== build 69 ==
Design MatrixMultUnit, start of the top module:
module MatrixMultUnit(
  input wire reset_n                      ,  
  input wire clk                          ,
  input wire dut_valid                    , 
  output wire dut_ready                   ,
  output wire                           dut__tb__sram_input_write_enable  ,
  output wire [16-1 : 0     ]   dut__tb__sram_input_write_address ,
  output wire [32-1 : 0     ]   dut__tb__sram_input_write_data    ,
  output reg  [16-1 : 0     ]   dut__tb__sram_input_read_address  , 
  input  wire [32-1 : 0     ]   tb__dut__sram_input_read_data     ,     
  output wire                           dut__tb__sram_weight_write_enable  ,
  output wire [16-1 : 0     ]   dut__tb__sram_weight_write_address ,
  output wire [32-1 : 0     ]   dut__tb__sram_weight_write_data    ,
  output reg  [16-1 : 0     ]   dut__tb__sram_weight_read_address  , 
  input  wire [32-1 : 0     ]   tb__dut__sram_weight_read_data     ,     
  output wire                           dut__tb__sram_result_write_enable  ,
  output reg  [16-1 : 0     ]   dut__tb__sram_result_write_address ,
  output wire [32-1 : 0     ]   dut__tb__sram_result_write_data    ,
  output reg  [16-1 : 0     ]   dut__tb__sram_result_read_address  , 
  input  wire [32-1 : 0     ]   tb__dut__sram_result_read_data     ,    
  output wire                           dut__tb__sram_scratchpad_write_enable  ,
  output reg  [16-1 : 0     ]   dut__tb__sram_scratchpad_write_address ,
  output wire [32-1 : 0     ]   dut__tb__sram_scratchpad_write_data    ,
  output reg  [16-1 : 0     ]   dut__tb__sram_scratchpad_read_address  , 
  input  wire [32-1 : 0     ]   tb__dut__sram_scratchpad_read_data  
);
Settings: LEC_CHECK=0, ABC_AREA=0, CAP_MARGIN=20, CELL_PAD_IN_SITES_GLOBAL_PLACEMENT=2, CORE_ASPECT_RATIO=0.65, CORE_MARGIN=5, CORE_UTILIZATION=71, CTS_CLUSTER_DIAMETER=48, CTS_CLUSTER_SIZE=78, GPL_TIMING_DRIVEN=0, MAX_ROUTING_LAYER=met4, SETUP_SLACK_MARGIN=-0.08, SLEW_MARGIN=20; clock period 10.0 ns.
run.sh (not shown) runs the stock make flow with config.mk's settings and CLKGATE_MAP_FILE=.
Build 69 got as far as global placement without I/O, where a tool error ended the run.
The inputs of build 91 differ from those of build 69 as listed below.
# build 69
export LEC_CHECK = 0
export ABC_AREA = 0
export CAP_MARGIN = 20
export CELL_PAD_IN_SITES_GLOBAL_PLACEMENT = 2
export CORE_ASPECT_RATIO = 0.65
export CORE_MARGIN = 5
export CORE_UTILIZATION = 71
export CTS_CLUSTER_DIAMETER = 48
export CTS_CLUSTER_SIZE = 78
export GPL_TIMING_DRIVEN = 0
export MAX_ROUTING_LAYER = met4
export SETUP_SLACK_MARGIN = -0.08
export SLEW_MARGIN = 20
create_clock -name core_clock -period 10.0 [get_ports {clk}]
# build 91
export LEC_CHECK = 0
export CAP_MARGIN = 20
export CORE_MARGIN = 2
export CORE_UTILIZATION = 40
export SETUP_SLACK_MARGIN = -0.2
export SLEW_MARGIN = 20
create_clock -name core_clock -period 8.17 [get_ports {clk}]
## What came out
Build 91: done, clean on timing, DRC and antenna. Per the comparison of build 91 with build 69, area after synthesis was more or less identical, synthesized cell count was more or less identical, area of the core went up by about 80%, chip area from the yosys synthesis statistics was more or less identical, number of rows created at floorplan went up by about 66%. On count of library flops with an enable pin, build 91 tracks build 69 almost exactly. Comparing build 69 and build 91, the higher y dimension of the die was measured on build 91. Summary — horizontal die dimension, build 91 relative to build 69: higher, by about 5.5%. Fraction of the core area occupied by cells at floorplan: build 91 < build 69. Area of the die | build 91 above build 69.
Inputs modified between build 91 and build 36:
# build 91
export LEC_CHECK = 0
export CAP_MARGIN = 20
export CORE_MARGIN = 2
export CORE_UTILIZATION = 40
export SETUP_SLACK_MARGIN = -0.2
export SLEW_MARGIN = 20
create_clock -name core_clock -period 8.17 [get_ports {clk}]
# build 36
export LEC_CHECK = 0
export CAP_MARGIN = 20
export CORE_MARGIN = 2
export CORE_UTILIZATION = 69
export SLEW_MARGIN = 20
create_clock -name core_clock -period 15.0 [get_ports {clk}]
--- outcome ---
- Build 36: utilization after layout 31 points above build 91
- Build 36: final period utilization 41 points below build 91
- The CTS clock-pin slew for the worst setup and hold paths on build 91 is in line with that on build 36.
- Cell area | build 36 vs build 91 | build 36 smaller
- [compare] base=build 91 new=build 36: sequential share of layout area +0.44 points; insertion delay of the later-clocked pin in the worst-skew pair -60 ps; global-route usage +18 points.
- Comparing build 91 and build 36, highest achievable clock rate is higher on build 91.
diff inputs: build 36 => build 77
# build 36
export LEC_CHECK = 0
export CAP_MARGIN = 20
export CORE_MARGIN = 2
export CORE_UTILIZATION = 69
export SLEW_MARGIN = 20
create_clock -name core_clock -period 15.0 [get_ports {clk}]
# build 77
export LEC_CHECK = 0
export CAP_MARGIN = 20
export CORE_MARGIN = 2
export CORE_UTILIZATION = 40
export SLEW_MARGIN = 20
create_clock -name core_clock -period 8.17 [get_ports {clk}]
[summary]
Via count of the first global-routing pass in build 77 vs build 36: down 4.6%. The global-route usage over all layers of build 77 is lower than that of build 36.
> inputs changed (build 77 -> build 9)
# build 77
export LEC_CHECK = 0
export CAP_MARGIN = 20
export CORE_MARGIN = 2
export CORE_UTILIZATION = 40
export SLEW_MARGIN = 20
create_clock -name core_clock -period 8.17 [get_ports {clk}]
# build 9
export LEC_CHECK = 0
export CAP_MARGIN = 20
export CORE_MARGIN = 2
export CORE_UTILIZATION = 66
export CTS_CLUSTER_DIAMETER = 230
export SLEW_MARGIN = 20
create_clock -name core_clock -period 6.32 [get_ports {clk}]
## What came out
Build 9 completed end to end; final checks failed (negative setup slack). Comparing build 77 and build 9, the lower final setup slack of the worst path was measured on build 9. Per the comparison of build 9 with build 77, worst setup slack before clock tree synthesis fell by 1140 ps, relative area of non-clock buffer cells in the final design rose by 6.3 points, sum of routed wire length over all layers rose by 7900 um, layout overhead on the synthesized area rose by 9.9 points, TritonCTS buffer count fell by 3. Build 9 vs build 77, end point of the critical path: last_element_of_calculated_input_row_address[13] vs accumulated_result[30]. Compared with build 77, build 9 shows a lower required time at the worst-slack endpoint. Looking only at via density per instance, and setting everything else aside, the lower value of build 77 and build 9 goes to build 77. Utilization was lower in the run labelled build 77.
[inputs] build 48 vs build 9
# build 9
export LEC_CHECK = 0
export CAP_MARGIN = 20
export CORE_MARGIN = 2
export CORE_UTILIZATION = 66
export CTS_CLUSTER_DIAMETER = 230
export SLEW_MARGIN = 20
create_clock -name core_clock -period 6.32 [get_ports {clk}]
# build 48
export LEC_CHECK = 0
export CAP_MARGIN = 20
export CORE_MARGIN = 2
export CORE_UTILIZATION = 40
export SLEW_MARGIN = 20
create_clock -name core_clock -period 10.0 [get_ports {clk}]
Findings:
Build 48 finished all stages; the layout is clean. Post-route clock period utilization: build 48 lower than build 9. STATUS routed wire length: build 48 wins against build 9. Floorplan check, build 48 vs build 9: die outline larger in build 48. Compared with build 9, in build 48 post-place setup slack now larger; final area moved down; via count moved down; logic depth of the worst setup path including buffers shows a reduction of 3. Relative to build 9, worst setup slack has increased by 2810 ps in build 48. Looking at synthesis-to-layout area growth across build 9 and build 48, the one that comes out higher is build 9. Against build 9, build 48 comes in 940 ps higher on arrival time of the worst setup path.
